===== design.v =====
module Cfu (
    input               cmd_valid,
    output              cmd_ready,
    input      [9:0]    cmd_payload_function_id,
    input      [31:0]   cmd_payload_inputs_0,
    input      [31:0]   cmd_payload_inputs_1,
    output reg          rsp_valid,
    input               rsp_ready,
    output reg [31:0]   rsp_payload_outputs_0,
    input               reset,
    input               clk
);
    wire signed [15:0] prod_0, prod_1, prod_2, prod_3;
    assign prod_0 = ($signed(cmd_payload_inputs_0[7:0])) * $signed(cmd_payload_inputs_1[7:0]);
    assign prod_1 = ($signed(cmd_payload_inputs_0[15:8])) * $signed(cmd_payload_inputs_1[15:8]);
    assign prod_2 = ($signed(cmd_payload_inputs_0[23:16])) * $signed(cmd_payload_inputs_1[23:16]);
    assign prod_3 = ($signed(cmd_payload_inputs_0[31:24])) * $signed(cmd_payload_inputs_1[31:24]);
    wire signed [31:0] sum_prods;
    assign sum_prods = prod_0 + prod_1 + prod_2 + prod_3;
    assign cmd_ready = ~rsp_valid;   
    always @(posedge clk) begin
        if (reset) begin
            rsp_payload_outputs_0 <= 32'b0;
            rsp_valid <= 1'b0;
        end else if (rsp_valid) begin
                rsp_valid <= ~rsp_ready;
            end else if (cmd_valid) begin
                    rsp_valid <= 1'b1;
                    rsp_payload_outputs_0 <= |cmd_payload_function_id[9:3]
                        ? 32'b0
                        : rsp_payload_outputs_0 + sum_prods;
                end
            end
endmodule

===== run.sh =====
#!/bin/bash
# the make line also repeats each setting of config.mk as NAME=value (left out here)
make -C /OpenROAD-flow-scripts/flow DESIGN_CONFIG=/design/flow/config.mk WORK_HOME=/design/flow/orfs CLKGATE_MAP_FILE= finish

===== config.mk =====
export PLATFORM = sky130hd
export DESIGN_NAME = Cfu
export DESIGN_NICKNAME = Cfu
export VERILOG_FILES = /design/flow/design.v
export SDC_FILE = /design/flow/constraint.sdc
export NUM_CORES = 4
export LEC_CHECK = 0
export ABC_AREA = 1
export CAP_MARGIN = 20
export CELL_PAD_IN_SITES_DETAIL_PLACEMENT = 2
export CORE_MARGIN = 2
export CORE_UTILIZATION = 44
export MAX_ROUTING_LAYER = met5
export MIN_ROUTING_LAYER = met2
export SETUP_SLACK_MARGIN = -0.59
export SLEW_MARGIN = 30
export TNS_END_PERCENT = 25

===== constraint.sdc =====
create_clock -name core_clock -period 12.0 [get_ports {clk}]
set_input_delay 2.4000 -clock core_clock [delete_from_list [all_inputs] [get_ports {clk}]]
set_output_delay 2.4000 -clock core_clock [all_outputs]
set_load 0.01 [all_outputs]

==> results of run 1 <==
-- layout make-up --
type                    count  share of cell area, %
repair buffers            114                   6.91
inverters                 608                   13.8
flip-flops and latches     33                   3.98
clock inverters             2                 0.0830
multi-input cells        1246                   70.8
diodes                     14                  0.211
clock buffers               6                  0.837
well taps                 448                   3.38
-- per-stage QoR --
stage / hold slack (ps) / worst slack, ps / util (%) / instances / instance area, um2
final: 497 / -505 / 49.5 / 2471 / 16600
after global routing: 532 / -398 / 49.4 / 2467 / 16600
after CTS: 504 / 293 / 49.3 / 2456 / 16500
after detailed placement: 490 / 71.3 / 48.8 / 2448 / 16400
after global placement: 474 / 889 / 48.8 / 2448 / 16400
after floorplan: 506 / 2200 / - / 1959 / 15000
-- layer usage --
| metal | GRT usage, % | vias up | part of all wire [%] |
|---|---|---|---|
| met5 | 41.9 | - | 1.6 |
| met4 | 32.6 | 42 | 17 |
| met3 | 79.5 | 1368 | 37 |
| met2 | 73.2 | 6279 | 44 |
| met1 | - | 6334 | 0 |
| li1 | - | 5671 | - |
-- repair_timing --
item / CTS / global route
hold buffers: 0 / 0
resized: 0 / 1
endpoints found under the setup margin: 0 / 4
setup buffers: 0 / 0
==> impl_metrics.json, run 1 <==
{
  "synth-edff-count": 0,
  "ff_type": "dfxtp_1",
  "critPathCapture": "rsp_payload_outputs_0[29]",
  "die_x_um": 188,
  "hold_viol_final": 0,
  "r2r_end": "rsp_payload_outputs_0[26]",
  "hpwl_um": 62400,
  "fp_nets": 2497,
  "clockBufferDepth": 2,
  "io_pins": 112,
  "worst-path-stages": 33,
  "fa_ha_area_share_pct": 54.9,
  "setup_tns_ps": -3280,
  "worst-slew-pin-transition_ps": 745,
  "cts.clk_slew.worst_paths_ps": 70,
  "cp.required_ps": 12220,
  "cts_tree": "yes",
  "synth.area.mux_share_pct": 0,
  "timing.fmax_ghz": 0.0800,
  "syn_avg_cell_area_um2": 7.64,
  "top_cells_by_count": "inv_1, nand2_1, fa_1",
  "timing.rr.start": "rsp_payload_outputs_0[6]",
  "maxCapViolCount": 0,
  "clkSinkCount": 33,
  "area_delta_synth_final_pct": 10.9,
  "slowest_delay_ps": 890,
  "drt_iter0_markers": 5647,
  "violatedChecks": "setup timing",
  "wl_per_cell_um": 31.0,
  "warning_count": 33,
  "crit_buf_inv": 2,
  "grt.total_usage_pct": 65.7,
  "period_needed_ps": 12500,
  "slew_viol_final": 0,
  "numSynthFlops": 33,
  "hold_class": "flip-flop to flip-flop",
  "critPathKind": "primary input to flip-flop",
  "cts_root_buffer": "clkbuf_16",
  "setup_viol": 15,
  "yosysTopAreaCell": "fa_1",
  "cp-startpoint": "cmd_payload_inputs_0[29]",
  "nets": 2546,
  "fillCellCount": 3819,
  "timing.final.crit_share_pct": 104,
  "wl_um": 76600,
  "yosysMostFrequentCell": "inv_1",
  "yosys.area.top_type_share_pct": 43.8,
  "hp-start": "rsp_payload_outputs_0[24]",
  "synthCells": 1959,
  "grt_max_degree": 35,
  "port_buffers": 108,
  "postSynthSeqShare_pct": 4.42,
  "hold-path-endpoint": "rsp_payload_outputs_0[24]",
  "async_flop_share_pct": 0,
  "crit_fanout": 8,
  "netlist_area_um2": 15000,
  "core-area_um2": 33500,
  "ant_nets": 0,
  "gp_congestion": 0.909,
  "cpLargestDelayFamily": "adder cells",
  "vias": 19700,
  "die-area_um2": 35500,
  "startpoint_type": "primary input",
  "worst_slew_margin_rel_pct": 50.2,
  "critPathCaptureType": "flip-flop",
  "antenna_found_initial": 4,
  "yosys.area_share.simple_pct": 18.3,
  "dieHeight_um": 188,
  "ys_types": 40,
  "first_pass_iters": 20,
  "vias_per_cell": 7.97,
  "slowest_stage": "clkdlybuf4s50_1",
  "logic_family": "adder cells",
  "grt_pass1_wl_um": 114000,
  "rr_worst_depth": 10,
  "reg2reg_slack_ps": 9180,
  "hold_depth": 2,
  "crit_top_cell": "fa_1",
  "worstPathArrival_ps": 12730,
  "num_rows": 67,
  "ys_cells": 1959,
  "finClkSkew_ps": 16.2,
  "numCtsBuffers": 5,
  "clock.latency.late_pin_ps": 310,
  "flop_area_um2": 661,
  "aoi_share_pct": 4.45,
  "ys_warn_count": 1,
  "status": "failed layout checks",
  "top_cells_by_area": "fa_1, inv_1, nand2_1",
  "drc": 0,
  "grt_pass1_vias": 24500,
  "logic_area_um2": 11800,
  "overflow": 0,
  "h-tree-depth": 2,
  "xor_area_share_pct": 0.820,
  "fin_ws_ps": -505,
  "yosysChipArea_um2": 15000,
  "fp_util_pct": 44.6
}
==> run 2: changes to the inputs <==
Settings changed: ABC_AREA 1 to not set, CELL_PAD_IN_SITES_DETAIL_PLACEMENT 2 to not set, CORE_UTILIZATION 44 to 72, CTS_CLUSTER_DIAMETER set to 27, CTS_CLUSTER_SIZE set to 25, GPL_ROUTABILITY_DRIVEN set to 1, HOLD_SLACK_MARGIN set to -0.09, MIN_ROUTING_LAYER met2 to met1, PLACE_DENSITY_LB_ADDON set to 0.24, SETUP_SLACK_MARGIN -0.59 to not set, SLEW_MARGIN 30 to 40, TNS_END_PERCENT 25 to not set.
Clock period 12.0 ns to 9.21 ns, I/O delays scaled along.
==> run 2 against run 1 <==
The run now fails in global routing. Synthesized cell count fell by 24%. Area after synthesis fell by 7.8%. Die area fell by 43%.
==> impl_metrics.json, run 2 <==
{
  "status": "aborted with a tool error",
  "stop_stage": "global routing",
  "flow.first_error": "[ERROR GRT-0232] Routing congestion too high. Check the congestion heatmap in the GUI.",
  "top_cells_by_area": "fa_1, ha_1, inv_1",
  "clockBufferDepth": 2,
  "top_cells_by_count": "inv_1, fa_1, and2_1",
  "fp_nets": 2019,
  "core-area_um2": 18800,
  "place_area_um2": 16700,
  "yosys.area.top_type_share_pct": 47.5,
  "synth.area.mux_share_pct": 0.0816,
  "postSynthSeqShare_pct": 4.79,
  "ys_cells": 1481,
  "numSynthFlops": 33,
  "logic_family": "adder cells",
  "dp.cells": 1995,
  "cts_root_buffer": "clkbuf_16",
  "port_buffers": 108,
  "num_rows": 50,
  "syn_avg_cell_area_um2": 9.32,
  "netlist_area_um2": 13800,
  "fa_ha_area_share_pct": 59.5,
  "numCtsBuffers": 5,
  "hpwl_um": 33100,
  "h-tree-depth": 2,
  "yosysMostFrequentCell": "inv_1",
  "yosysChipArea_um2": 13800,
  "yosys.area_share.simple_pct": 14.6,
  "die-area_um2": 20300,
  "synthCells": 1481,
  "overflow": 1518,
  "async_flop_share_pct": 0,
  "yosysTopAreaCell": "fa_1",
  "synth-edff-count": 0,
  "die_x_um": 142,
  "ff_type": "dfxtp_1",
  "gp_congestion": 0.941,
  "fp_util_pct": 73.5,
  "xor_area_share_pct": 2.66,
  "clkSinkCount": 33,
  "io_pins": 112,
  "ys_types": 58,
  "grt.total_usage_pct": 95.5,
  "aoi_share_pct": 7.48,
  "dieHeight_um": 142,
  "ys_warn_count": 1
}
## run 2: timing repair
item                       4_1_cts
gates resized                  431
hold buffers                     0
buffers inserted                61
gates cloned                     1
setup endpoints to repair       23
pin swaps                      203
## run 2: metrics by stage
| stage | worst slack [ps] |
|---|---|
| floorplan | -303 |
| global placement | -1400 |
| detailed placement | -1630 |
| CTS | -678 |
## run 2: metal layers
layer  GRT overflow  track usage, %
met5              0            21.3
met4            341             112
met3             14            66.6
met2           1151             127
met1             12            85.9
==> run 3: changes to the inputs <==
Settings changed: CAP_MARGIN 20 to 0, CTS_CLUSTER_DIAMETER 27 to 388, CTS_CLUSTER_SIZE 25 to 10, GPL_ROUTABILITY_DRIVEN 1 to not set, HOLD_SLACK_MARGIN -0.09 to 0.3, MAX_ROUTING_LAYER met5 to not set, MIN_ROUTING_LAYER met1 to not set, PLACE_DENSITY set to 0.36, PLACE_DENSITY_LB_ADDON 0.24 to not set, SLEW_MARGIN 40 to 20, TNS_END_PERCENT set to 5.
Clock period 9.21 ns to 5.45 ns, I/O delays scaled along.
==> run 3 against run 2 <==
The layout now fails its checks (setup timing). Synthesized cell count unchanged. Die area unchanged. Area after synthesis unchanged.
==> impl_metrics.json, run 3 <==
{
  "status": "failed layout checks",
  "violatedChecks": "setup timing",
  "area_delta_synth_final_pct": 26.9,
  "critPathKind": "primary input to flip-flop",
  "vias_per_cell": 6.73,
  "num_rows": 50,
  "hold-path-endpoint": "rsp_payload_outputs_0[19]",
  "aoi_share_pct": 7.48,
  "fp_util_pct": 73.5,
  "fin_ws_ps": -4680,
  "slowest_stage": "fa_1",
  "antenna_cells": 0,
  "cts.clk_slew.worst_paths_ps": 60,
  "worstPathArrival_ps": 10320,
  "nets": 2351,
  "fp_nets": 2019,
  "async_flop_share_pct": 0,
  "gp_congestion": 0.929,
  "clockBufferDepth": 2,
  "clock.latency.late_pin_ps": 300,
  "holdBufCountCts": 0,
  "setup_viol": 29,
  "worst_slew_margin_rel_pct": 2.69,
  "first_pass_iters": 12,
  "wl_per_cell_um": 27.1,
  "antenna_found_initial": 5,
  "grt.total_usage_pct": 45.7,
  "yosysTopAreaCell": "fa_1",
  "rr_worst_depth": 10,
  "h-tree-depth": 2,
  "cts_root_buffer": "clkbuf_16",
  "netlist_area_um2": 13800,
  "core-area_um2": 18800,
  "grt_max_degree": 30,
  "reg2reg_slack_ps": 1360,
  "yosys.area_share.simple_pct": 14.6,
  "maxCapViolCount": 0,
  "hold_depth": 2,
  "fa_ha_area_share_pct": 59.5,
  "rsz0062_at_grt": "yes",
  "cp.required_ps": 5650,
  "ff_type": "dfxtp_1",
  "top_cells_by_area": "fa_1, ha_1, inv_1",
  "hpwl_um": 32900,
  "dieHeight_um": 142,
  "hold_viol_final": 0,
  "die-area_um2": 20300,
  "grt_pass1_vias": 14000,
  "critPathCapture": "rsp_payload_outputs_0[27]",
  "warning_count": 37,
  "numCtsBuffers": 5,
  "fin_cells": 2048,
  "xor_area_share_pct": 2.66,
  "ant_nets": 0,
  "overflow": 0,
  "hp-start": "rsp_payload_outputs_0[19]",
  "yosysChipArea_um2": 13800,
  "synth-edff-count": 0,
  "timing.fmax_ghz": 0.0987,
  "clkSinkCount": 33,
  "ys_warn_count": 1,
  "period_needed_ps": 10130,
  "setup_tns_ps": -112480,
  "whs_ps": 509,
  "ys_types": 58,
  "r2r_end": "rsp_payload_outputs_0[27]",
  "synthCells": 1481,
  "die_x_um": 142,
  "grt_pass1_wl_um": 70100,
  "startpoint_type": "primary input",
  "cp-startpoint": "cmd_payload_inputs_1[4]",
  "postSynthSeqShare_pct": 4.79,
  "slew_viol_final": 0,
  "io_pins": 112,
  "vias": 13800,
  "critPathCaptureType": "flip-flop",
  "finClkSkew_ps": 8.91,
  "syn_avg_cell_area_um2": 9.32,
  "slowest_delay_ps": 730,
  "drt_iter0_markers": 1805,
  "worst-path-stages": 38,
  "timing.rr.start": "rsp_payload_outputs_0[1]",
  "hold_class": "flip-flop to flip-flop",
  "logic_family": "adder cells",
  "top_cells_by_count": "inv_1, fa_1, and2_1",
  "drc": 0,
  "cpLargestDelayFamily": "adder cells",
  "synth.area.mux_share_pct": 0.0816,
  "ys_cells": 1481,
  "yosysMostFrequentCell": "inv_1",
  "cts_tree": "yes",
  "numSynthFlops": 33,
  "crit_buf_inv": 10,
  "wl_um": 55600,
  "yosys.area.top_type_share_pct": 47.5,
  "crit_fanout": 8,
  "port_buffers": 108,
  "worst-slew-pin-transition_ps": 1450,
  "dp.cells": 2001,
  "timing.final.crit_share_pct": 186
}
[run 3: area by class of cell]
| cell class | instances | area, um2 |
|---|---|---|
| multi-input combinational | 1050 | 12300 |
| timing repair buffer | 334 | 2690 |
| inverter | 389 | 1460 |
| fill | 629 | 1260 |
| sequential | 33 | 661 |
| tap | 234 | 293 |
| clock buffer | 5 | 125 |
| clock inverter | 3 | 17.5 |
[run 3: through the flow]
| step | util [%] | instance area (um2) | setup slack [ps] |
|---|---|---|---|
| global route | 93.3 | 17500 | -4900 |
| CTS | 90.7 | 17000 | -3960 |
| floorplan | - | 13900 | -3330 |
| finish | 93.3 | 17500 | -4680 |
| detailed placement | 88.9 | 16700 | -4670 |
| global placement | 88.9 | 16700 | -4410 |
[run 3: metal layers]
metal / share of wire [%] / GRT usage, % / vias to the layer above
li1: - / - / 5130
met1: 29 / 53.3 / 6560
met2: 45 / 75.6 / 1407
met3: 15 / 14.4 / 687
met4: 12 / 25.1 / 8
met5: 0.29 / 1.75 / -
[run 3: repair_timing]
action                                  CTS  global route
endpoints found under the setup margin   29            30
cloned                                    1             0
pin swaps                                26           113
setup buffers                             9            29
resized                                  87           245
==> run 4: changes to the inputs <==
Settings changed: CAP_MARGIN 0 to 20, CORE_UTILIZATION 72 to 70, CTS_CLUSTER_DIAMETER 388 to not set, CTS_CLUSTER_SIZE 10 to not set, HOLD_SLACK_MARGIN 0.3 to not set, PLACE_DENSITY 0.36 to not set, PLACE_DENSITY_LB_ADDON set to 0.24, TNS_END_PERCENT 5 to not set.
Clock period 5.45 ns to 9.37 ns, I/O delays scaled along.
==> run 4 against run 3 <==
The run now fails in global routing. Die area is 2.8% higher. Area after synthesis did not move. Synthesized cell count stayed put.
==> impl_metrics.json, run 4 <==
{
  "die-area_um2": 20800,
  "fa_ha_area_share_pct": 59.5,
  "overflow": 4,
  "postSynthSeqShare_pct": 4.79,
  "grt.total_usage_pct": 69.4,
  "netlist_area_um2": 13800,
  "numCtsBuffers": 5,
  "status": "aborted with a tool error",
  "cts_root_buffer": "clkbuf_16",
  "die_x_um": 144,
  "num_rows": 51,
  "ys_cells": 1481,
  "h-tree-depth": 2,
  "synth-edff-count": 0,
  "async_flop_share_pct": 0,
  "numSynthFlops": 33,
  "synthCells": 1481,
  "hpwl_um": 31900,
  "fp_util_pct": 71.1,
  "ys_warn_count": 1,
  "yosysChipArea_um2": 13800,
  "core-area_um2": 19400,
  "io_pins": 112,
  "yosys.area.top_type_share_pct": 47.5,
  "yosysMostFrequentCell": "inv_1",
  "dieHeight_um": 144,
  "syn_avg_cell_area_um2": 9.32,
  "clockBufferDepth": 2,
  "logic_family": "adder cells",
  "aoi_share_pct": 7.48,
  "holdBufCountCts": 0,
  "yosys.area_share.simple_pct": 14.6,
  "ys_types": 58,
  "ff_type": "dfxtp_1",
  "flow.first_error": "[ERROR GRT-0232] Routing congestion too high. Check the congestion heatmap in the GUI.",
  "gp_congestion": 0.904,
  "top_cells_by_area": "fa_1, ha_1, inv_1",
  "stop_stage": "global routing",
  "yosysTopAreaCell": "fa_1",
  "clkSinkCount": 33,
  "port_buffers": 108,
  "xor_area_share_pct": 2.66,
  "top_cells_by_count": "inv_1, fa_1, and2_1",
  "synth.area.mux_share_pct": 0.0816,
  "fp_nets": 2019
}
## run 4: repair_timing
action                     4_1_cts
setup endpoints to repair       22
gates cloned                     1
gates resized                  378
buffers inserted                33
pin swaps                      128
## run 4: per-stage QoR
stage | instances | cell area (um2) | util (%) | hold slack [ps] | setup WS (ps)
2_1_floorplan | 1481 | 14000 | - | 488 | -175
3_5_place_dp | 2021 | 16700 | 85.9 | 473 | -1500
3_3_place_gp | 2021 | 16700 | 85.9 | 467 | -1260
4_1_cts | 2060 | 17400 | 89.5 | 495 | -530
## run 4: layer usage
metal / global-route usage [%] / overflow
met1: 67.2 / 0
met3: 52.8 / 0
met4: 71.7 / 3
met5: 17.0 / 0
met2: 88.4 / 1
==> run 5: changes to the inputs <==
Settings changed: CORE_ASPECT_RATIO set to 1.26, CORE_UTILIZATION 70 to 48, GPL_ROUTABILITY_DRIVEN set to 0, PLACE_DENSITY_LB_ADDON 0.24 to 0.3, SETUP_SLACK_MARGIN set to -1.13, SLEW_MARGIN 20 to 5, TNS_END_PERCENT set to 15.
Clock period 9.37 ns to 12.0 ns, I/O delays scaled along.
==> run 5 against run 4 <==
Now clean on timing, DRC and antenna. Die area is 44% higher. Area after synthesis unchanged. Synthesized cell count unchanged.
==> impl_metrics.json, run 5 <==
{
  "clock.latency.late_pin_ps": 280,
  "grt_max_degree": 30,
  "startpoint_type": "primary input",
  "slowest_stage": "fa_1",
  "rr_worst_depth": 12,
  "worst_slew_margin_rel_pct": 36.5,
  "hold_depth": 2,
  "core-area_um2": 28200,
  "worstPathArrival_ps": 11630,
  "first_pass_iters": 4,
  "drc": 0,
  "place_area_um2": 15400,
  "reg2reg_slack_ps": 8900,
  "antenna_found_initial": 1,
  "fin_ws_ps": 550,
  "dp.cells": 1944,
  "dieHeight_um": 194,
  "numSynthFlops": 33,
  "wl_um": 30600,
  "antenna_cells": 0,
  "dp_slack_ps": 271,
  "setup_viol": 0,
  "synth-edff-count": 0,
  "crit_buf_inv": 6,
  "period_needed_ps": 11450,
  "yosysChipArea_um2": 13800,
  "postSynthSeqShare_pct": 4.79,
  "yosysTopAreaCell": "fa_1",
  "timing.fmax_ghz": 0.0873,
  "netlist_area_um2": 13800,
  "xor_area_share_pct": 2.66,
  "top_cells_by_count": "inv_1, fa_1, and2_1",
  "finClkSkew_ps": 3.37,
  "critPathCapture": "rsp_payload_outputs_0[31]",
  "grt.total_usage_pct": 21.8,
  "cts_resized": 0,
  "clkSinkCount": 33,
  "cts.clk_slew.worst_paths_ps": 60,
  "area_delta_synth_final_pct": 12.7,
  "cts_setup_buffers": 0,
  "hold_viol_final": 0,
  "syn_avg_cell_area_um2": 9.32,
  "timing.final.crit_share_pct": 95.4,
  "clockBufferDepth": 2,
  "wl_per_cell_um": 15.7,
  "nets": 2134,
  "synth.area.mux_share_pct": 0.0816,
  "die_x_um": 155,
  "yosys.area_share.simple_pct": 14.6,
  "fa_ha_area_share_pct": 59.5,
  "worst-path-stages": 33,
  "ys_types": 58,
  "ff_type": "dfxtp_1",
  "timing.rr.start": "rsp_payload_outputs_0[0]",
  "grt_pass1_wl_um": 53400,
  "design_area_um2": 15500,
  "fp_util_pct": 48.9,
  "yosys.area.top_type_share_pct": 47.5,
  "ant_nets": 0,
  "status": "finished clean",
  "holdBufCountCts": 0,
  "slowest_delay_ps": 700,
  "cpLargestDelayFamily": "adder cells",
  "die-area_um2": 30100,
  "aoi_share_pct": 7.48,
  "worst-slew-pin-transition_ps": 951,
  "ys_cells": 1481,
  "critPathKind": "primary input to flip-flop",
  "drt_iter0_markers": 323,
  "io_pins": 112,
  "top_cells_by_area": "fa_1, ha_1, inv_1",
  "cts_tree": "yes",
  "numCtsBuffers": 5,
  "port_buffers": 108,
  "crit_top_cell": "fa_1",
  "fp_nets": 2019,
  "async_flop_share_pct": 0,
  "cp.required_ps": 12180,
  "h-tree-depth": 2,
  "vias_per_cell": 5.10,
  "hold_class": "flip-flop to flip-flop",
  "fin_util_pct": 55.1,
  "crit_fanout": 8,
  "cp-startpoint": "cmd_payload_inputs_0[31]",
  "yosysMostFrequentCell": "inv_1",
  "synthCells": 1481,
  "fin_cells": 1952,
  "warning_count": 32,
  "overflow": 0,
  "hpwl_um": 28000,
  "hold-path-endpoint": "rsp_payload_outputs_0[18]",
  "ys_warn_count": 1,
  "fillCellCount": 2562,
  "slew_viol_final": 0,
  "critPathCaptureType": "flip-flop",
  "hp-start": "rsp_payload_outputs_0[18]",
  "cts_root_buffer": "clkbuf_16",
  "maxCapViolCount": 0,
  "logic_family": "adder cells",
  "num_rows": 69,
  "r2r_end": "rsp_payload_outputs_0[30]",
  "vias": 9950,
  "grt_pass1_vias": 11300
}
run 5: cell type report:
| type | instances | area (um2) | area share [%] |
|---|---|---|---|
| clock buffers | 5 | 125 | 0.805 |
| clock inverters | 3 | 65.1 | 0.418 |
| inverters | 389 | 1460 | 9.39 |
| multi-input cells | 1049 | 11600 | 74.8 |
| flip-flops and latches | 33 | 661 | 4.25 |
| well taps | 355 | 444 | 2.86 |
| repair buffers | 118 | 1160 | 7.43 |
run 5: stage by stage:
step,hold slack (ps),setup TNS (ps)
after global routing,492,-53.9
after CTS,483,0
after detailed placement,473,0
after global placement,464,0
final,479,0
after floorplan,488,0
run 5: metal layers:
metal	share of wire (%)	GRT usage [%]	vias to the layer above
li1	-	-	4691
met1	39	25.7	5018
met2	55	41.7	188
met3	4.1	2.70	51
met4	1.8	5.18	2
met5	0.039	0	-
==> run 6: changes to the inputs <==
Settings changed: ABC_AREA set to 1, CAP_MARGIN 20 to 35, CELL_PAD_IN_SITES_DETAIL_PLACEMENT set to 0, CORE_ASPECT_RATIO 1.26 to not set, CORE_UTILIZATION 48 to 20, CTS_CLUSTER_DIAMETER set to 78, CTS_CLUSTER_SIZE set to 35, GPL_ROUTABILITY_DRIVEN 0 to not set, HOLD_SLACK_MARGIN set to -0.02, PLACE_DENSITY_LB_ADDON 0.3 to not set, SETUP_SLACK_MARGIN -1.13 to not set, SLEW_MARGIN 5 to 35, TNS_END_PERCENT 15 to not set.
Clock period 12.0 ns to 11.1 ns, I/O delays scaled along.
==> run 6 against run 5 <==
Global-route usage decreased by 11 points. Sequential share of layout area decreased by 0.45 points. First-iteration DRC count increased by 59%. Via count increased by 18%. Worst setup slack improved by 110 ps. Final cell count increased by 54%. Critical path type unchanged. Largest cell class unchanged. Highest routed layer unchanged.
==> impl_metrics.json, run 6 <==
{
  "cts_resized": 0,
  "timing.final.crit_share_pct": 94.1,
  "drt_iter0_markers": 513,
  "h-tree-depth": 2,
  "finClkSkew_ps": 11.7,
  "io_pins": 112,
  "synth.area.mux_share_pct": 0,
  "critPathCaptureType": "flip-flop",
  "aoi_share_pct": 4.45,
  "cts_setup_buffers": 0,
  "place_area_um2": 17200,
  "top_cells_by_count": "inv_1, nand2_1, fa_1",
  "top_cells_by_area": "fa_1, inv_1, nand2_1",
  "reg2reg_slack_ps": 8800,
  "fin_ws_ps": 656,
  "logic_family": "adder cells",
  "synth-edff-count": 0,
  "timing.fmax_ghz": 0.0957,
  "worstPathArrival_ps": 10610,
  "overflow": 0,
  "whs_ps": 486,
  "crit_buf_inv": 6,
  "port_buffers": 108,
  "yosysTopAreaCell": "fa_1",
  "worst_slew_margin_rel_pct": 65.9,
  "design_area_um2": 17400,
  "clock.latency.late_pin_ps": 300,
  "core-area_um2": 74200,
  "hold-path-endpoint": "rsp_payload_outputs_0[30]",
  "gp_congestion": 0.894,
  "crit_fanout": 8,
  "num_rows": 100,
  "fp_util_pct": 20.2,
  "ys_warn_count": 1,
  "hold_viol_final": 0,
  "syn_avg_cell_area_um2": 7.64,
  "yosys.area_share.simple_pct": 18.3,
  "r2r_end": "rsp_payload_outputs_0[24]",
  "slew_viol_final": 0,
  "ff_type": "dfxtp_1",
  "fp_nets": 2497,
  "ys_types": 40,
  "crit_top_cell": "fa_1",
  "setup_tns_ps": 0,
  "first_pass_iters": 5,
  "startpoint_type": "primary input",
  "cts.clk_slew.worst_paths_ps": 60,
  "yosysMostFrequentCell": "inv_1",
  "status": "finished clean",
  "yosysChipArea_um2": 15000,
  "warning_count": 32,
  "nets": 2571,
  "rsz0062_at_grt": "no",
  "drc": 0,
  "clockBufferDepth": 2,
  "cp-startpoint": "cmd_payload_inputs_0[31]",
  "grt_pass1_wl_um": 63500,
  "cts_root_buffer": "clkbuf_16",
  "postSynthSeqShare_pct": 4.42,
  "worst-path-stages": 32,
  "ys_cells": 1959,
  "xor_area_share_pct": 0.820,
  "fa_ha_area_share_pct": 54.9,
  "die-area_um2": 77000,
  "antenna_found_initial": 6,
  "timing.rr.start": "rsp_payload_outputs_0[0]",
  "hold_class": "flip-flop to flip-flop",
  "period_needed_ps": 10440,
  "wl_um": 39000,
  "netlist_area_um2": 15000,
  "vias": 11700,
  "hpwl_um": 35600,
  "fillCellCount": 8194,
  "cpLargestDelayFamily": "adder cells",
  "clkSinkCount": 33,
  "rr_worst_depth": 13,
  "slowest_delay_ps": 710,
  "slowest_stage": "fa_1",
  "synthCells": 1959,
  "hp-start": "rsp_payload_outputs_0[30]",
  "yosys.area.top_type_share_pct": 43.8,
  "dp.cells": 2995,
  "vias_per_cell": 3.90,
  "area_delta_synth_final_pct": 16.2,
  "wl_per_cell_um": 13.0,
  "maxCapViolCount": 0,
  "worst-slew-pin-transition_ps": 510,
  "fin_cells": 3005,
  "cts_tree": "yes",
  "flop_area_um2": 661,
  "die_x_um": 278,
  "setup_viol": 0,
  "critPathCapture": "rsp_payload_outputs_0[20]",
  "grt_max_degree": 35,
  "dieHeight_um": 278,
  "critPathKind": "primary input to flip-flop",
  "ant_nets": 0,
  "fin_util_pct": 23.4,
  "grt_pass1_vias": 12000,
  "async_flop_share_pct": 0,
  "holdBufCountCts": 0,
  "logic_area_um2": 11700,
  "numSynthFlops": 33,
  "numCtsBuffers": 5,
  "dp_slack_ps": 264,
  "grt.total_usage_pct": 10.4,
  "cp.required_ps": 11270,
  "hold_depth": 2
}
run 6: cell type report:
class	instances	share of cell area, %
Multi-Input combinational cell	1246	67.5
Inverter	608	13.1
Timing Repair Buffer	139	7.56
Tap cell	969	6.97
Sequential cell	33	3.80
Clock buffer	5	0.720
Clock inverter	3	0.266
Antenna cell	2	0.0288
run 6: per-layer routing:
layer / vias to the layer above / wire length, um / GRT usage, %
li1: 5725 / - / -
met1: 5768 / 16500 / 13.0
met2: 183 / 20400 / 19.2
met3: 39 / 1250 / 1.18
met4: 8 / 817 / 2.29
met5: - / 48 / 0
==> run 7: changes to the inputs <==
Settings changed: ABC_AREA 1 to not set, CAP_MARGIN 35 to 40, CELL_PAD_IN_SITES_DETAIL_PLACEMENT 0 to 1, CORE_ASPECT_RATIO set to 0.52, CORE_MARGIN 2 to 5, CORE_UTILIZATION 20 to 17, CTS_CLUSTER_DIAMETER 78 to 215, CTS_CLUSTER_SIZE 35 to 63, GPL_ROUTABILITY_DRIVEN set to 1, GPL_TIMING_DRIVEN set to 0, HOLD_SLACK_MARGIN -0.02 to not set, MAX_ROUTING_LAYER set to met5, MIN_ROUTING_LAYER set to met1, PLACE_DENSITY set to 0.72, SLEW_MARGIN 35 to 40, TNS_END_PERCENT set to 90.
Clock period 11.1 ns to 19.3 ns, I/O delays scaled along.
==> run 7 against run 6 <==
Global-route usage grew 0.47 points. Hold slack lost 8.1 ps. Register-to-register slack gained 7100 ps.
==> impl_metrics.json, run 7 <==
{
  "hold_viol_final": 0,
  "first_pass_iters": 5,
  "critPathCaptureType": "flip-flop",
  "clockBufferDepth": 2,
  "fillCellCount": 9560,
  "ys_types": 58,
  "design_area_um2": 16500,
  "yosys.area.top_type_share_pct": 47.5,
  "cts_resized": 0,
  "aoi_share_pct": 7.48,
  "logic_area_um2": 11600,
  "clkSinkCount": 33,
  "hp-start": "rsp_payload_outputs_0[5]",
  "slew_viol_final": 0,
  "num_rows": 75,
  "yosysTopAreaCell": "fa_1",
  "worst-slew-pin-transition_ps": 801,
  "ys_cells": 1481,
  "hpwl_um": 42700,
  "rsz0062_at_grt": "no",
  "top_cells_by_area": "fa_1, ha_1, inv_1",
  "crit_fanout": 8,
  "place_area_um2": 16200,
  "fin_ws_ps": 5430,
  "numSynthFlops": 33,
  "cp.required_ps": 19490,
  "h-tree-depth": 2,
  "io_pins": 112,
  "ff_type": "dfxtp_1",
  "yosysChipArea_um2": 13800,
  "top_cells_by_count": "inv_1, fa_1, and2_1",
  "slowest_delay_ps": 720,
  "fin_cells": 2688,
  "fp_nets": 2019,
  "holdBufCountCts": 0,
  "die_x_um": 405,
  "yosysMostFrequentCell": "inv_1",
  "gp_congestion": 0.889,
  "setup_tns_ps": 0,
  "fin_util_pct": 20.4,
  "synthCells": 1481,
  "worst-path-stages": 31,
  "ant_nets": 0,
  "synth.area.mux_share_pct": 0.0816,
  "fa_ha_area_share_pct": 59.5,
  "nets": 2135,
  "cts_root_buffer": "clkbuf_16",
  "slowest_stage": "clkdlybuf4s50_1",
  "overflow": 0,
  "drc": 0,
  "finClkSkew_ps": 11.2,
  "timing.fmax_ghz": 0.0721,
  "area_delta_synth_final_pct": 19.3,
  "warning_count": 32,
  "startpoint_type": "primary input",
  "core-area_um2": 80500,
  "worstPathArrival_ps": 14070,
  "crit_buf_inv": 5,
  "grt.total_usage_pct": 10.9,
  "postSynthSeqShare_pct": 4.79,
  "critPathCapture": "rsp_payload_outputs_0[30]",
  "rr_worst_depth": 12,
  "dieHeight_um": 215,
  "reg2reg_slack_ps": 15880,
  "drt_iter0_markers": 773,
  "syn_avg_cell_area_um2": 9.32,
  "cts.clk_slew.worst_paths_ps": 50,
  "die-area_um2": 87300,
  "yosys.area_share.simple_pct": 14.6,
  "cts_setup_buffers": 0,
  "xor_area_share_pct": 2.66,
  "wl_um": 47000,
  "r2r_end": "rsp_payload_outputs_0[30]",
  "ys_warn_count": 1,
  "vias": 10800,
  "vias_per_cell": 4.03,
  "fp_util_pct": 17.1,
  "hold_class": "flip-flop to flip-flop",
  "grt_pass1_vias": 13000,
  "antenna_found_initial": 17,
  "dp.cells": 2668,
  "cts_tree": "yes",
  "numCtsBuffers": 5,
  "critPathKind": "primary input to flip-flop",
  "netlist_area_um2": 13800,
  "timing.final.crit_share_pct": 71.9,
  "async_flop_share_pct": 0,
  "grt_max_degree": 13,
  "grt_pass1_wl_um": 74500,
  "port_buffers": 108,
  "crit_top_cell": "fa_1",
  "hold_depth": 2,
  "hold-path-endpoint": "rsp_payload_outputs_0[5]",
  "flop_area_um2": 661,
  "timing.rr.start": "rsp_payload_outputs_0[0]",
  "synth-edff-count": 0,
  "cp-startpoint": "cmd_payload_inputs_0[15]",
  "logic_family": "adder cells",
  "maxCapViolCount": 0,
  "period_needed_ps": 13870,
  "dp_slack_ps": 5260,
  "wl_per_cell_um": 17.5,
  "setup_viol": 0,
  "status": "finished clean",
  "clock.latency.late_pin_ps": 290,
  "cpLargestDelayFamily": "adder cells",
  "worst_slew_margin_rel_pct": 46.2,
  "whs_ps": 478
}
[run 7: layout make-up]
type | count | area share [%]
clock inverter | 1 | 0.183
inverter | 389 | 8.88
timing repair buffer | 109 | 6.62
clock buffer | 7 | 0.867
multi-input combinational | 1049 | 70.8
buffer | 10 | 0.274
antenna | 12 | 0.183
tap | 1078 | 8.20
sequential | 33 | 4.02
[run 7: metal layers]
metal	GRT usage, %	part of all wire, %
met3	1.59	5.0
met5	0	0.096
met1	13.8	42
met2	18.4	48
met4	5.06	5.1
==> run 8: changes to the inputs <==
Settings changed: CAP_MARGIN 40 to 30, CELL_PAD_IN_SITES_DETAIL_PLACEMENT 1 to 0, CELL_PAD_IN_SITES_GLOBAL_PLACEMENT set to 1, CORE_ASPECT_RATIO 0.52 to not set, CORE_MARGIN 5 to 2, CORE_UTILIZATION 17 to 41, CTS_CLUSTER_DIAMETER 215 to 231, CTS_CLUSTER_SIZE 63 to not set, GPL_ROUTABILITY_DRIVEN 1 to not set, GPL_TIMING_DRIVEN 0 to not set, MAX_ROUTING_LAYER met5 to not set, MIN_ROUTING_LAYER met1 to not set, PLACE_DENSITY 0.72 to 0.43, SLEW_MARGIN 40 to 20, TNS_END_PERCENT 90 to not set.
Clock period 19.3 ns to 8.29 ns, I/O delays scaled along.
==> run 8 against run 7 <==
Now fails the layout checks on setup timing. Area after synthesis unchanged. Synthesized cell count unchanged. Critical path depth rose by 2. Final cell count is 14% lower. First-iteration DRC count shrank 58%. Register-to-register slack got worse by 11000 ps. Worst setup slack worse by 6800 ps. Via count is 0.34% higher. Clock-buffer cell count down 1. Hold slack improved by 6.2 ps.
==> impl_metrics.json, run 8 <==
{
  "vias_per_cell": 4.68,
  "place_area_um2": 17300,
  "slew_viol_final": 0,
  "fp_util_pct": 41.3,
  "crit_top_cell": "fa_1",
  "hp-start": "rsp_payload_outputs_0[7]",
  "wl_per_cell_um": 15.7,
  "cts_tree": "yes",
  "die-area_um2": 35100,
  "ff_type": "dfxtp_1",
  "critPathCaptureType": "flip-flop",
  "drc": 0,
  "wl_um": 36300,
  "worst-path-stages": 33,
  "nets": 2408,
  "flop_area_um2": 661,
  "cp-startpoint": "cmd_payload_inputs_1[30]",
  "grt_pass1_wl_um": 61800,
  "antenna_cells": 0,
  "cp.required_ps": 8480,
  "yosysMostFrequentCell": "inv_1",
  "vias": 10900,
  "top_cells_by_count": "inv_1, fa_1, and2_1",
  "fa_ha_area_share_pct": 59.5,
  "crit_buf_inv": 10,
  "maxCapViolCount": 0,
  "synth-edff-count": 0,
  "dieHeight_um": 187,
  "timing.final.crit_share_pct": 116,
  "whs_ps": 484,
  "period_needed_ps": 9620,
  "yosysTopAreaCell": "fa_1",
  "reg2reg_slack_ps": 5360,
  "io_pins": 112,
  "startpoint_type": "primary input",
  "cts.clk_slew.worst_paths_ps": 60,
  "cpLargestDelayFamily": "adder cells",
  "drt_iter0_markers": 328,
  "area_delta_synth_final_pct": 36.8,
  "syn_avg_cell_area_um2": 9.32,
  "setup_viol": 22,
  "status": "failed layout checks",
  "grt_max_degree": 30,
  "worst_slew_margin_rel_pct": 53.0,
  "crit_fanout": 7,
  "rr_worst_depth": 12,
  "hold-path-endpoint": "rsp_payload_outputs_0[7]",
  "hold_class": "flip-flop to flip-flop",
  "rsz0062_at_grt": "yes",
  "hold_viol_final": 0,
  "dp_slack_ps": -2360,
  "design_area_um2": 18900,
  "timing.fmax_ghz": 0.104,
  "logic_area_um2": 12700,
  "aoi_share_pct": 7.48,
  "finClkSkew_ps": 7.37,
  "ys_types": 58,
  "postSynthSeqShare_pct": 4.79,
  "yosysChipArea_um2": 13800,
  "fin_cells": 2318,
  "fin_ws_ps": -1330,
  "netlist_area_um2": 13800,
  "fin_util_pct": 56.6,
  "setup_tns_ps": -19420,
  "fillCellCount": 3209,
  "xor_area_share_pct": 2.66,
  "hpwl_um": 31800,
  "clkSinkCount": 33,
  "antenna_found_initial": 0,
  "grt_pass1_vias": 12000,
  "hold_depth": 2,
  "logic_family": "adder cells",
  "worst-slew-pin-transition_ps": 702,
  "critPathKind": "primary input to flip-flop",
  "timing.rr.start": "rsp_payload_outputs_0[0]",
  "ant_nets": 0,
  "numSynthFlops": 33,
  "async_flop_share_pct": 0,
  "worstPathArrival_ps": 9810,
  "synthCells": 1481,
  "cts_root_buffer": "clkbuf_16",
  "clock.latency.late_pin_ps": 300,
  "yosys.area.top_type_share_pct": 47.5,
  "port_buffers": 108,
  "slowest_stage": "fa_2",
  "slowest_delay_ps": 600,
  "r2r_end": "rsp_payload_outputs_0[30]",
  "top_cells_by_area": "fa_1, ha_1, inv_1",
  "overflow": 0,
  "violatedChecks": "setup timing",
  "grt.total_usage_pct": 22.1,
  "dp.cells": 2244,
  "num_rows": 67,
  "first_pass_iters": 4,
  "ys_cells": 1481,
  "holdBufCountCts": 0,
  "warning_count": 37,
  "critPathCapture": "rsp_payload_outputs_0[27]",
  "h-tree-depth": 2,
  "die_x_um": 187,
  "fp_nets": 2019,
  "yosys.area_share.simple_pct": 14.6,
  "clockBufferDepth": 2,
  "gp_congestion": 0.851,
  "synth.area.mux_share_pct": 0.0816,
  "core-area_um2": 33400,
  "numCtsBuffers": 5,
  "ys_warn_count": 1
}
## run 8: what timing repair did
action	4_1_cts	5_1_grt
hold endpoints to repair	0	0
setup endpoints to repair	26	25
gates cloned	1	0
buffers inserted	58	24
pin swaps	178	128
resized	434	168
## run 8: area by class of cell
class	count	share of cell area [%]
Clock buffer	6	0.736
Clock inverter	1	0.0398
Inverter	389	7.73
Multi-Input combinational cell	1050	67.5
Sequential cell	33	3.50
Tap cell	448	2.97
Timing Repair Buffer	391	17.5
## run 8: per-layer routing
metal | global-route usage [%] | vias up | wire [um]
li1 | - | 5242 | -
met1 | 32.4 | 5474 | 17200
met2 | 36.9 | 129 | 17600
met3 | 2.44 | 13 | 1270
met4 | 1.76 | 0 | 236
met5 | 0 | - | 0
==> run 9: changes to the inputs <==
Settings changed: ABC_AREA set to 0, CAP_MARGIN 30 to 20, CELL_PAD_IN_SITES_DETAIL_PLACEMENT 0 to not set, CELL_PAD_IN_SITES_GLOBAL_PLACEMENT 1 to not set, CORE_ASPECT_RATIO set to 0.5, CORE_UTILIZATION 41 to 72, CTS_CLUSTER_DIAMETER 231 to 301, CTS_CLUSTER_SIZE set to 98, PLACE_DENSITY 0.43 to not set, SETUP_SLACK_MARGIN set to 2.1, TNS_END_PERCENT set to 10.
Clock period 8.29 ns to 10.8 ns, I/O delays scaled along.
==> run 9 against run 8 <==
The run now finishes clean. Hold slack improved by 2.6 ps. Sequential share of layout area up 0.42 points. Utilization up 34 points. Clock skew shrank 1.8 ps. Critical path depth rose by 1. Via count increased by 9.6%. Worst setup slack better by 1500 ps. Design area decreased by 11%. Synthesized cell count unchanged. Final cell count fell by 14%. Clock-buffer cell count is 1 higher. Largest cell class unchanged. Highest routed layer unchanged.
==> impl_metrics.json, run 9 <==
{
  "hold_class": "flip-flop to flip-flop",
  "num_rows": 35,
  "fa_ha_area_share_pct": 59.5,
  "numSynthFlops": 33,
  "dieHeight_um": 102,
  "wl_per_cell_um": 21.4,
  "wl_um": 42600,
  "hpwl_um": 32700,
  "cpLargestDelayFamily": "adder cells",
  "netlist_area_um2": 13800,
  "hold_viol_final": 0,
  "ys_types": 58,
  "cp-startpoint": "cmd_payload_inputs_1[29]",
  "worst-path-stages": 34,
  "numCtsBuffers": 5,
  "grt_max_degree": 30,
  "fp_util_pct": 74.3,
  "slew_viol_final": 0,
  "finClkSkew_ps": 5.53,
  "first_pass_iters": 5,
  "yosysMostFrequentCell": "inv_1",
  "top_cells_by_area": "fa_1, ha_1, inv_1",
  "crit_top_cell": "fa_1",
  "aoi_share_pct": 7.48,
  "slowest_stage": "fa_1",
  "nets": 2273,
  "fin_cells": 1994,
  "drt_iter0_markers": 1011,
  "worstPathArrival_ps": 10880,
  "postSynthSeqShare_pct": 4.79,
  "r2r_end": "rsp_payload_outputs_0[30]",
  "timing.rr.start": "rsp_payload_outputs_0[0]",
  "antenna_found_initial": 0,
  "io_pins": 112,
  "grt_pass1_wl_um": 67200,
  "period_needed_ps": 10670,
  "yosys.area_share.simple_pct": 14.6,
  "crit_fanout": 8,
  "synthCells": 1481,
  "fp_nets": 2019,
  "grt_pass1_vias": 13100,
  "holdBufCountCts": 0,
  "ys_warn_count": 1,
  "yosys.area.top_type_share_pct": 47.5,
  "critPathCaptureType": "flip-flop",
  "rr_worst_depth": 12,
  "critPathCapture": "rsp_payload_outputs_0[29]",
  "yosysTopAreaCell": "fa_1",
  "hp-start": "rsp_payload_outputs_0[9]",
  "hold-path-endpoint": "rsp_payload_outputs_0[9]",
  "logic_family": "adder cells",
  "clockBufferDepth": 2,
  "crit_buf_inv": 12,
  "ff_type": "dfxtp_1",
  "fin_util_pct": 90.8,
  "worst-slew-pin-transition_ps": 1040,
  "cts.clk_slew.worst_paths_ps": 50,
  "hold_depth": 2,
  "overflow": 0,
  "worst_slew_margin_rel_pct": 30.3,
  "antenna_cells": 0,
  "port_buffers": 108,
  "ys_cells": 1481,
  "cts_root_buffer": "clkbuf_16",
  "maxCapViolCount": 0,
  "design_area_um2": 16900,
  "die-area_um2": 20400,
  "status": "finished clean",
  "top_cells_by_count": "inv_1, fa_1, and2_1",
  "rsz0062_at_grt": "yes",
  "reg2reg_slack_ps": 7710,
  "timing.final.crit_share_pct": 98.8,
  "critPathKind": "primary input to flip-flop",
  "slowest_delay_ps": 680,
  "vias": 11900,
  "core-area_um2": 18600,
  "vias_per_cell": 5.97,
  "dp.cells": 1957,
  "ant_nets": 0,
  "place_area_um2": 16200,
  "timing.fmax_ghz": 0.0937,
  "startpoint_type": "primary input",
  "warning_count": 37,
  "area_delta_synth_final_pct": 22.2,
  "synth.area.mux_share_pct": 0.0816,
  "die_x_um": 200,
  "syn_avg_cell_area_um2": 9.32,
  "h-tree-depth": 2,
  "drc": 0,
  "clock.latency.late_pin_ps": 280,
  "xor_area_share_pct": 2.66,
  "cp.required_ps": 11010,
  "cts_tree": "yes",
  "grt.total_usage_pct": 44.2,
  "gp_congestion": 0.944,
  "async_flop_share_pct": 0,
  "setup_viol": 0,
  "yosysChipArea_um2": 13800,
  "synth-edff-count": 0,
  "clkSinkCount": 33
}
==> run 9: per-stage QoR <==
step | setup TNS (ps) | hold slack (ps) | setup WS (ps)
final | 0 | 487 | 126
after global routing | -284 | 494 | -81.5
after CTS | 0 | 482 | 477
after detailed placement | -2210 | 470 | -347
after global placement | -640 | 466 | -194
after floorplan | 0 | 488 | 963
==> run 9: repair_timing <==
| item | 4_1_cts | 5_1_grt |
|---|---|---|
| setup endpoints to repair | 27 | 25 |
| gates resized | 338 | 59 |
| setup buffers | 22 | 7 |
| cloned | 1 | 0 |
| pin swaps | 85 | 48 |
==> run 9: area by class of cell <==
type / instances / area (um2)
sequential: 33 / 661
multi-input combinational: 1050 / 12200
fill: 759 / 1710
timing repair buffer: 256 / 2090
clock buffer: 7 / 143
inverter: 389 / 1460
tap: 259 / 324
==> run 9: layer usage <==
| layer | GRT usage [%] | wire, um | up-vias |
|---|---|---|---|
| li1 | - | - | 4973 |
| met2 | 73.7 | 20000 | 845 |
| met3 | 12.3 | 4670 | 297 |
| met1 | 54.6 | 15200 | 5787 |
| met4 | 21.4 | 2760 | 0 |
| met5 | 0 | 0 | - |
==> run 10: changes to the inputs <==
Settings changed: ABC_AREA 0 to 1, CORE_ASPECT_RATIO 0.5 to not set, CORE_UTILIZATION 72 to 71, CTS_CLUSTER_DIAMETER 301 to not set, CTS_CLUSTER_SIZE 98 to 37, HOLD_SLACK_MARGIN set to -0.08, PLACE_DENSITY set to 0.82, SETUP_SLACK_MARGIN 2.1 to 1.19, TNS_END_PERCENT 10 to 5.
Clock period 10.8 ns to 8.74 ns, I/O delays scaled along.
==> run 10 against run 9 <==
Now fails the layout checks on setup timing. Flip-flop count stayed put. Via count is 42% higher. Critical path type unchanged. Final cell count is 28% higher. Routed wire length is 57% higher. Non-clock buffer count is 115 higher. Largest cell class unchanged.
==> impl_metrics.json, run 10 <==
{
  "period_needed_ps": 10150,
  "rsz0062_at_grt": "yes",
  "grtUsageMet1_pct": 55.9,
  "aoi_share_pct": 4.45,
  "antenna_found_initial": 7,
  "grt_pass1_wl_um": 82300,
  "setup_tns_ps": -28060,
  "cts_root_buffer": "clkbuf_16",
  "clock.latency.late_pin_ps": 300,
  "clkSinkCount": 33,
  "warning_count": 37,
  "whs_ps": 508,
  "grt_pass1_vias": 16500,
  "top_cells_by_count": "inv_1, nand2_1, fa_1",
  "first_pass_iters": 12,
  "worst_slew_margin_rel_pct": 33.2,
  "timing.final.crit_share_pct": 116,
  "crit_buf_inv": 6,
  "use_met3_pct": 13.3,
  "hp-start": "rsp_payload_outputs_0[6]",
  "wl_per_cell_um": 26.3,
  "ff_type": "dfxtp_1",
  "h-tree-depth": 2,
  "syn_avg_cell_area_um2": 7.64,
  "slew_viol_final": 0,
  "ys_types": 40,
  "io_pins": 112,
  "critPathCapture": "rsp_payload_outputs_0[21]",
  "die_x_um": 149,
  "worstPathArrival_ps": 10310,
  "nets": 2804,
  "place_area_um2": 18000,
  "synthCells": 1959,
  "slowest_stage": "fa_1",
  "grt.total_usage_pct": 48.8,
  "ys_cells": 1959,
  "timing.fmax_ghz": 0.0985,
  "area_delta_synth_final_pct": 30.2,
  "rr_worst_depth": 12,
  "fp_util_pct": 71.8,
  "worst-slew-pin-transition_ps": 1000,
  "hold-path-endpoint": "rsp_payload_outputs_0[6]",
  "ant_nets": 0,
  "num_rows": 53,
  "critPathCaptureType": "flip-flop",
  "hold_viol_final": 0,
  "drc": 0,
  "status": "failed layout checks",
  "cp-startpoint": "cmd_payload_inputs_0[3]",
  "netlist_area_um2": 15000,
  "fa_ha_area_share_pct": 54.9,
  "cp.required_ps": 8900,
  "design_area_um2": 19500,
  "cts.clk_slew.worst_paths_ps": 60,
  "ys_warn_count": 1,
  "hold_class": "flip-flop to flip-flop",
  "yosysChipArea_um2": 15000,
  "synth.area.mux_share_pct": 0,
  "gp_congestion": 0.988,
  "fin_util_pct": 93.5,
  "hold_depth": 2,
  "holdBufCountCts": 0,
  "worst-path-stages": 37,
  "yosys.area.top_type_share_pct": 43.8,
  "async_flop_share_pct": 0,
  "grt_max_degree": 35,
  "r2r_end": "rsp_payload_outputs_0[24]",
  "slowest_delay_ps": 890,
  "die-area_um2": 22200,
  "gr-max-usage-layer": "met2",
  "clockBufferDepth": 2,
  "core-area_um2": 20800,
  "dieHeight_um": 149,
  "top_cells_by_area": "fa_1, inv_1, nand2_1",
  "cpLargestDelayFamily": "adder cells",
  "synth-edff-count": 0,
  "wl_um": 67100,
  "crit_fanout": 6,
  "numSynthFlops": 33,
  "yosysMostFrequentCell": "inv_1",
  "setup_viol": 26,
  "violatedChecks": "setup timing",
  "overflow": 0,
  "use_met2_pct": 79.4,
  "maxCapViolCount": 0,
  "hpwl_um": 37000,
  "critPathKind": "primary input to flip-flop",
  "reg2reg_slack_ps": 5940,
  "cts_tree": "yes",
  "yosysTopAreaCell": "fa_1",
  "xor_area_share_pct": 0.820,
  "fp_nets": 2497,
  "postSynthSeqShare_pct": 4.42,
  "crit_top_cell": "fa_1",
  "startpoint_type": "primary input",
  "logic_family": "adder cells",
  "vias_per_cell": 6.65,
  "port_buffers": 108,
  "numCtsBuffers": 5,
  "yosys.area_share.simple_pct": 18.3,
  "drt_iter0_markers": 2747,
  "fin_ws_ps": -1410,
  "vias": 16900,
  "timing.rr.start": "rsp_payload_outputs_0[0]",
  "finClkSkew_ps": 8.50
}
## run 10: timing repair
item | 4_1_cts | 5_1_grt
resized | 235 | 165
buffers inserted | 36 | 24
pin swaps | 130 | 112
setup endpoints to repair | 28 | 28
gates cloned | 1 | 0
## run 10: metrics by stage
| stage | worst slack (ps) | instances |
|---|---|---|
| final | -1410 | 2547 |
| after global routing | -1510 | 2544 |
| after CTS | -510 | 2518 |
| after detailed placement | -1190 | 2473 |
| after global placement | -1060 | 2473 |
| after floorplan | 85.8 | 1959 |
## run 10: routing by layer
metal	share of wire [%]	vias to the layer above
met5	0.10	-
met4	14	4
met3	16	960
met2	42	2066
met1	28	7701
li1	-	6206
## run 10: cell type report
type | count | area [um2]
multi-input combinational | 1247 | 12900
timing repair buffer | 371 | 3110
inverter | 608 | 2290
fill | 697 | 1340
sequential | 33 | 661
tap | 275 | 344
clock buffer | 6 | 129
antenna | 5 | 12.5
clock inverter | 2 | 10.0
==> run 11: changes to the inputs <==
Settings changed: ABC_AREA 1 to 0, CORE_UTILIZATION 71 to 72, CTS_CLUSTER_DIAMETER set to 301, CTS_CLUSTER_SIZE 37 to 98, HOLD_SLACK_MARGIN -0.08 to not set, PLACE_DENSITY 0.82 to not set, SETUP_SLACK_MARGIN 1.19 to 1.47, TNS_END_PERCENT 5 to 10.
Clock period 8.74 ns to 9.43 ns, I/O delays scaled along.
==> run 11 against run 10 <==
Still fails the layout checks on setup timing. Hold slack got worse by 33 ps. Clock-buffer cell count unchanged. Utilization increased by 0.67 points. Sequential share of layout area increased by 0.34 points. Critical path depth decreased by 2. Non-clock buffer count decreased by 28. Highest routed layer is now met4.
==> impl_metrics.json, run 11 <==
{
  "worst_slew_margin_rel_pct": 24.9,
  "rsz0062_at_grt": "yes",
  "critPathCaptureType": "flip-flop",
  "nets": 2360,
  "crit_fanout": 8,
  "hpwl_um": 31800,
  "top_cells_by_count": "inv_1, fa_1, and2_1",
  "startpoint_type": "primary input",
  "antenna_found_initial": 3,
  "clockBufferDepth": 2,
  "num_rows": 50,
  "period_needed_ps": 10810,
  "finClkSkew_ps": 12.2,
  "postSynthSeqShare_pct": 4.79,
  "maxCapViolCount": 0,
  "numSynthFlops": 33,
  "status": "failed layout checks",
  "r2r_end": "rsp_payload_outputs_0[30]",
  "crit_top_cell": "fa_1",
  "core-area_um2": 18800,
  "hold_viol_final": 0,
  "vias": 13800,
  "synth.area.mux_share_pct": 0.0816,
  "yosys.area_share.simple_pct": 14.6,
  "xor_area_share_pct": 2.66,
  "timing.final.crit_share_pct": 115,
  "first_pass_iters": 8,
  "synth-edff-count": 0,
  "wl_per_cell_um": 27.0,
  "yosys.area.top_type_share_pct": 47.5,
  "overflow": 0,
  "ys_cells": 1481,
  "slowest_delay_ps": 670,
  "setup_viol": 19,
  "yosysChipArea_um2": 13800,
  "yosysMostFrequentCell": "inv_1",
  "wl_um": 55700,
  "syn_avg_cell_area_um2": 9.32,
  "worst-slew-pin-transition_ps": 1120,
  "dr_wl_met2_um": 24400,
  "grt_pass1_vias": 14800,
  "hp-start": "rsp_payload_outputs_0[7]",
  "timing.rr.start": "rsp_payload_outputs_0[0]",
  "crit_buf_inv": 10,
  "drt_iter0_markers": 1950,
  "fp_util_pct": 73.5,
  "cp-startpoint": "cmd_payload_inputs_0[3]",
  "fin_ws_ps": -1380,
  "fa_ha_area_share_pct": 59.5,
  "port_buffers": 108,
  "netlist_area_um2": 13800,
  "die_x_um": 142,
  "worstPathArrival_ps": 10990,
  "reg2reg_slack_ps": 6120,
  "cp.required_ps": 9610,
  "cts.clk_slew.worst_paths_ps": 60,
  "ff_type": "dfxtp_1",
  "rr_worst_depth": 13,
  "ant_nets": 0,
  "drt-met1-wl_um": 16000,
  "cts_tree": "yes",
  "synthCells": 1481,
  "clkSinkCount": 33,
  "area_delta_synth_final_pct": 28.2,
  "fin_util_pct": 94.2,
  "grt.total_usage_pct": 48.2,
  "grt_pass1_wl_um": 74200,
  "setup_tns_ps": -19520,
  "fp_nets": 2019,
  "ys_warn_count": 1,
  "ys_types": 58,
  "critPathKind": "primary input to flip-flop",
  "timing.fmax_ghz": 0.0925,
  "aoi_share_pct": 7.48,
  "grt_max_degree": 30,
  "slowest_stage": "fa_1",
  "dieHeight_um": 142,
  "cts_root_buffer": "clkbuf_16",
  "io_pins": 112,
  "yosysTopAreaCell": "fa_1",
  "async_flop_share_pct": 0,
  "hold_class": "flip-flop to flip-flop",
  "cpLargestDelayFamily": "adder cells",
  "topRoutingLayerUsed": "met4",
  "hold_depth": 2,
  "h-tree-depth": 2,
  "violatedChecks": "setup timing",
  "worst-path-stages": 35,
  "drc": 0,
  "hold-path-endpoint": "rsp_payload_outputs_0[7]",
  "warning_count": 38,
  "dp.cells": 1998,
  "critPathCapture": "rsp_payload_outputs_0[31]",
  "logic_family": "adder cells",
  "numCtsBuffers": 5,
  "top_cells_by_area": "fa_1, ha_1, inv_1",
  "gp_congestion": 0.903,
  "clock.latency.late_pin_ps": 290,
  "fin_cells": 2060,
  "wl_met3_um": 8040,
  "vias_per_cell": 6.72,
  "slew_viol_final": 0,
  "die-area_um2": 20300
}
-- run 11: metal layers --
metal / vias to the layer above / global-route usage (%)
met5: - / 0
met2: 1547 / 80.4
met3: 767 / 10.7
met4: 0 / 34.0
met1: 6370 / 55.3
li1: 5159 / -
-- run 11: layout make-up --
class,count,area [um2]
clock buffers,6,129
multi-input cells,1050,12300
fillers,564,1080
clock inverters,2,10.0
flip-flops and latches,33,661
repair buffers,343,2800
well taps,234,293
diodes,3,7.51
inverters,389,1460
-- run 11: per-stage QoR --
stage	hold slack [ps]	setup slack [ps]	cell area [um2]
2_1_floorplan	488	-133	13900
3_3_place_gp	465	-1220	16600
3_5_place_dp	466	-1520	16600
4_1_cts	473	-698	17400
5_1_grt	508	-1650	17700
6_report	475	-1380	17700
-- run 11: timing repair --
action | 4_1_cts | 5_1_grt
pin swaps | 79 | 85
resized | 284 | 97
setup buffers | 40 | 10
cloned | 1 | 0
endpoints found under the setup margin | 28 | 28
hold buffers | 0 | 0
